==> flow/design.v <==
module alu #(parameter DATA_WIDTH = 32, OP = 3)
(
    input wire start,
    input wire clk,
    input wire reset_n,
    input wire [DATA_WIDTH - 1 : 0] A,
    input wire [DATA_WIDTH - 1 : 0] B,
    input wire [OP - 1 : 0] op,
    output reg [DATA_WIDTH - 1 : 0] result,
    output reg done
);
  localparam AND = 3'b000;   
  localparam OR  = 3'b001;   
  localparam ADD = 3'b010;   
  localparam NOP = 3'b011;   
  localparam SUB = 3'b100;   
  localparam MUL = 3'b101;   
  localparam SLT = 3'b110;   
  reg done_reg;
  reg [DATA_WIDTH - 1 : 0] result_reg;
  always @(posedge clk or negedge reset_n) begin
    if (!reset_n) begin
      result_reg <= 32'h00000000;
    end
    else begin
      if(start) begin
        case (op)
          AND: result_reg <=  A & B;
          OR : result_reg <=  A | B;
          ADD: result_reg <=  A + B;
          SUB: result_reg <=  A - B;
          MUL: result_reg <=  A * B;
          SLT: result_reg <= (A < B) ? 32'b1 : 32'b0;
          default: result_reg <= 32'h00000000;
        endcase
      end
    end
  end
  always @(posedge clk or negedge reset_n) begin
    if(!reset_n) begin
      done_reg <= 1'b0;
    end
    else begin
      if(start && (op != NOP)) begin
        done_reg <= 1'b1;
      end
      else begin
        done_reg <= 1'b0;
      end
    end
  end
  always @(posedge clk or negedge reset_n) begin
    if (!reset_n) begin
      done <= 1'b0;
    end
    else begin
      done <= done_reg;
    end
  end
  always @(posedge clk or negedge reset_n) begin
    if (!reset_n) begin
      result <= 32'h00000000;
    end
    else begin
      result <= result_reg;
    end
  end
endmodule
make LEC_CHECK=0 CAP_MARGIN=20 CORE_MARGIN=2 CORE_UTILIZATION=63 CTS_CLUSTER_SIZE=79 HOLD_SLACK_MARGIN=0.3 SLEW_MARGIN=20 finish   # period 7.78 ns
run.sh (not shown) runs the stock make flow with config.mk's settings and CLKGATE_MAP_FILE=.
The first run failed in global routing with GRT-0232.
Next try:
- CORE_UTILIZATION: 63 -> 64
- CTS_CLUSTER_SIZE: 79 -> not set
- HOLD_SLACK_MARGIN: 0.3 -> not set
- clock period: 7.78 -> 9.23 ns (I/O delays scaled with it)
Result: The new run finished with timing, DRC and antenna clean. Synthesized cell count stays the same. Synthesized area stays the same. Die area falls by 1.5%.
Next try:
- CORE_UTILIZATION: 64 -> 72
- PLACE_DENSITY: not set -> 0.35
- SETUP_SLACK_MARGIN: not set -> 1.98
- clock period: 9.23 -> 6.65 ns (I/O delays scaled with it)
Outcome: With this change the flow never finished: it broke off in clock tree synthesis on DPL-0033. Synthesized area does not change. Die area fell by about 11%. Synthesized cell count stays the same.
Next try:
- CORE_UTILIZATION: 72 -> 45
- PLACE_DENSITY: 0.35 -> not set
- SETUP_SLACK_MARGIN: 1.98 -> not set
- clock period: 6.65 -> 9.5 ns (I/O delays scaled with it)
Result: With this change the flow completed with no timing, DRC or antenna violations. Synthesized cell count is unchanged. Area after synthesis is unchanged. Die area came out higher by 59%.
Next try:
- ABC_AREA: not set -> 1
- CELL_PAD_IN_SITES_DETAIL_PLACEMENT: not set -> 2
- CELL_PAD_IN_SITES_GLOBAL_PLACEMENT: not set -> 3
- CORE_MARGIN: 2 -> 4
- CORE_UTILIZATION: 45 -> 40
- CTS_CLUSTER_SIZE: not set -> 42
- GPL_ROUTABILITY_DRIVEN: not set -> 0
- MIN_ROUTING_LAYER: not set -> met2
- SETUP_SLACK_MARGIN: not set -> -0.04
- SLEW_MARGIN: 20 -> 40
- TNS_END_PERCENT: not set -> 55
After rerunning:
- count of clock-buffer cells in the layout goes down by 3
- core utilization goes down by 6.2 points
- worst setup slack is worse by 0.21 ns
- sequential share of layout area goes down by 0.46 points
- worst hold slack is about the same
- fmax goes down by a few percent
- clock skew goes up by 0.0044 ns
Next try:
- ABC_AREA: 1 -> not set
- CELL_PAD_IN_SITES_GLOBAL_PLACEMENT: 3 -> not set
- CORE_MARGIN: 4 -> 2
- CTS_CLUSTER_SIZE: 42 -> not set
- MIN_ROUTING_LAYER: met2 -> not set
- SLEW_MARGIN: 40 -> 20
- TNS_END_PERCENT: 55 -> not set
The changed run died in global routing. Die size falls by 11%. Area after synthesis falls by 8.5%. Synthesized cell count falls by about 23%.

* * *

v46:
Starts from the design.v that is shown in full above.
make LEC_CHECK=0 ABC_AREA=1 CAP_MARGIN=20 CORE_MARGIN=2 CORE_UTILIZATION=46 CTS_CLUSTER_DIAMETER=378 CTS_CLUSTER_SIZE=99 MAX_ROUTING_LAYER=met4 SLEW_MARGIN=20 TNS_END_PERCENT=40 finish   # period 9.5 ns
v46 completed end to end with timing, DRC and antenna clean.
## Diff of input files: v40 against v46
# v46
export LEC_CHECK = 0
export ABC_AREA = 1
export CAP_MARGIN = 20
export CORE_MARGIN = 2
export CORE_UTILIZATION = 46
export CTS_CLUSTER_DIAMETER = 378
export CTS_CLUSTER_SIZE = 99
export MAX_ROUTING_LAYER = met4
export SLEW_MARGIN = 20
export TNS_END_PERCENT = 40
create_clock -name core_clock -period 9.5 [get_ports {clk}]
# v40
export LEC_CHECK = 0
export ABC_AREA = 1
export CAP_MARGIN = 20
export CELL_PAD_IN_SITES_DETAIL_PLACEMENT = 2
export CORE_MARGIN = 2
export CORE_UTILIZATION = 40
export CTS_CLUSTER_SIZE = 42
export GPL_ROUTABILITY_DRIVEN = 0
export HOLD_SLACK_MARGIN = 0.02
export SETUP_SLACK_MARGIN = -0.04
export SLEW_MARGIN = 20
create_clock -name core_clock -period 9.5 [get_ports {clk}]
Results
Stage in which a tool error killed v40: 5_1_grt. The synthesis area per yosys of v46 and that of v40 are within noise of each other. Changes observed in v40 relative to v46: number of CTS-inserted buffers level; placed wire-length estimate after detailed placement now sits higher; post-cts sizing count went up 54; area inside the core boundary saw an increase. Lower post-placement cell count was reported by v46, not v40. What v40 reported for chip width has to be multiplied by 0.934 to get the figure for v46. | post-synthesis async set-or-reset flop share | v46 vs v40 | ≈ equal |. v46 fits on a die that is smaller than the die of v40.
#### Input delta (v2 over v40)
# v40
export LEC_CHECK = 0
export ABC_AREA = 1
export CAP_MARGIN = 20
export CELL_PAD_IN_SITES_DETAIL_PLACEMENT = 2
export CORE_MARGIN = 2
export CORE_UTILIZATION = 40
export CTS_CLUSTER_SIZE = 42
export GPL_ROUTABILITY_DRIVEN = 0
export HOLD_SLACK_MARGIN = 0.02
export SETUP_SLACK_MARGIN = -0.04
export SLEW_MARGIN = 20
create_clock -name core_clock -period 9.5 [get_ports {clk}]
# v2
export LEC_CHECK = 0
export ABC_AREA = 1
export CAP_MARGIN = 20
export CORE_MARGIN = 2
export CORE_UTILIZATION = 40
export CTS_CLUSTER_DIAMETER = 378
export CTS_CLUSTER_SIZE = 25
export MAX_ROUTING_LAYER = met4
export SLEW_MARGIN = 20
create_clock -name core_clock -period 9.5 [get_ports {clk}]
Results
v2 completed every stage of the flow, and the final layout passed the timing, design-rule and antenna checks.
v40 -> v2: area enclosed by the die boundary delta 0, exact match
As far as fraction of synthesized cell area in xor and xnor cells goes, v40 and v2 are indistinguishable; the numbers are identical.
Worst slack at placement was lower in the run labelled v40.
Any difference in number of placed cells counting well taps between v40 and v2 is small enough to ignore.
Total half-perimeter wirelength after legalization and detailed placement, v40 and v2: higher on v40
v2 -> v40: floorplan core area delta 0, exact match
## Diff of input files: v6 against v2
# v2
export LEC_CHECK = 0
export ABC_AREA = 1
export CAP_MARGIN = 20
export CORE_MARGIN = 2
export CORE_UTILIZATION = 40
export CTS_CLUSTER_DIAMETER = 378
export CTS_CLUSTER_SIZE = 25
export MAX_ROUTING_LAYER = met4
export SLEW_MARGIN = 20
create_clock -name core_clock -period 9.5 [get_ports {clk}]
# v6
export LEC_CHECK = 0
export CAP_MARGIN = 20
export CORE_MARGIN = 2
export CORE_UTILIZATION = 40
export GPL_ROUTABILITY_DRIVEN = 0
export SETUP_SLACK_MARGIN = -0.04
export SLEW_MARGIN = 20
create_clock -name core_clock -period 9.5 [get_ports {clk}]
## What came out
From v2 to v6 the numbers moved as follows: count of buffers not belonging to the clock network in the layout went up. Of v2 and v6, the higher first-pass GRT wire length belongs to v2. Between v2 and v6, layout-stage area growth over the synthesis result increased. Cmp v2 and v6 / final setup slack of the worst path / higher: v2. Number of instances in the placed design in v6 vs v2: down about 19%. v6 and v2 ended up with roughly the same worst hold slack.
diff inputs: v6 => v5
# v6
export LEC_CHECK = 0
export CAP_MARGIN = 20
export CORE_MARGIN = 2
export CORE_UTILIZATION = 40
export GPL_ROUTABILITY_DRIVEN = 0
export SETUP_SLACK_MARGIN = -0.04
export SLEW_MARGIN = 20
create_clock -name core_clock -period 9.5 [get_ports {clk}]
# v5
export LEC_CHECK = 0
export ABC_AREA = 1
export CAP_MARGIN = 20
export CORE_MARGIN = 10
export CORE_UTILIZATION = 40
export CTS_CLUSTER_DIAMETER = 378
export CTS_CLUSTER_SIZE = 98
export MAX_ROUTING_LAYER = met4
export SLEW_MARGIN = 20
export TNS_END_PERCENT = 10
create_clock -name core_clock -period 9.5 [get_ports {clk}]
==> comparison <==
- Comparing number of global-route vias before repair for v5 and v6, the bigger number came from v5.
- Compared with v6, v5 has extra setup slack.
- Sort v5 and v6 by clock-cell share of area, descending, and v6 comes first.
- Max freq v6 -> v5: improved
- v6 -> v5: clock skew flat
Inputs modified between v5 and v10:
# v5
export LEC_CHECK = 0
export ABC_AREA = 1
export CAP_MARGIN = 20
export CORE_MARGIN = 10
export CORE_UTILIZATION = 40
export CTS_CLUSTER_DIAMETER = 378
export CTS_CLUSTER_SIZE = 98
export MAX_ROUTING_LAYER = met4
export SLEW_MARGIN = 20
export TNS_END_PERCENT = 10
create_clock -name core_clock -period 9.5 [get_ports {clk}]
# v10
export LEC_CHECK = 0
export CAP_MARGIN = 20
export CORE_MARGIN = 2
export CORE_UTILIZATION = 66
export SLEW_MARGIN = 20
create_clock -name core_clock -period 7.78 [get_ports {clk}]
[summary]
NOTE: net count after synthesis in v10 falls short of that of v5
Delta (v10 minus v5): weighted congestion reported at the end of routability-driven placement increased by 0.034 relative to the old numbers, post-CTS resize count up 545, horizontal die dimension shows a reduction of 30%, adder and majority gate portion of the synthesized area increased 4.2 points, total cell area reported by yosys after synthesis -about 8%.
Looking at post-synthesis xor/xnor area fraction, v10 sits 3.0 points higher than v5 does.
v10 vs v5 — initial cell density of the core rose 27 points.
Comparing v5 and v10, the lower area inside the core boundary is on v10.
Measured against v5, the mapped cell area of v10 comes out at 0.915 times the reference value.
Summary of v5 and v10: one run falls short of a clean finish, namely v10.
No final results exist for v10, since it was stopped by error GRT-0116 during 5_1_grt.
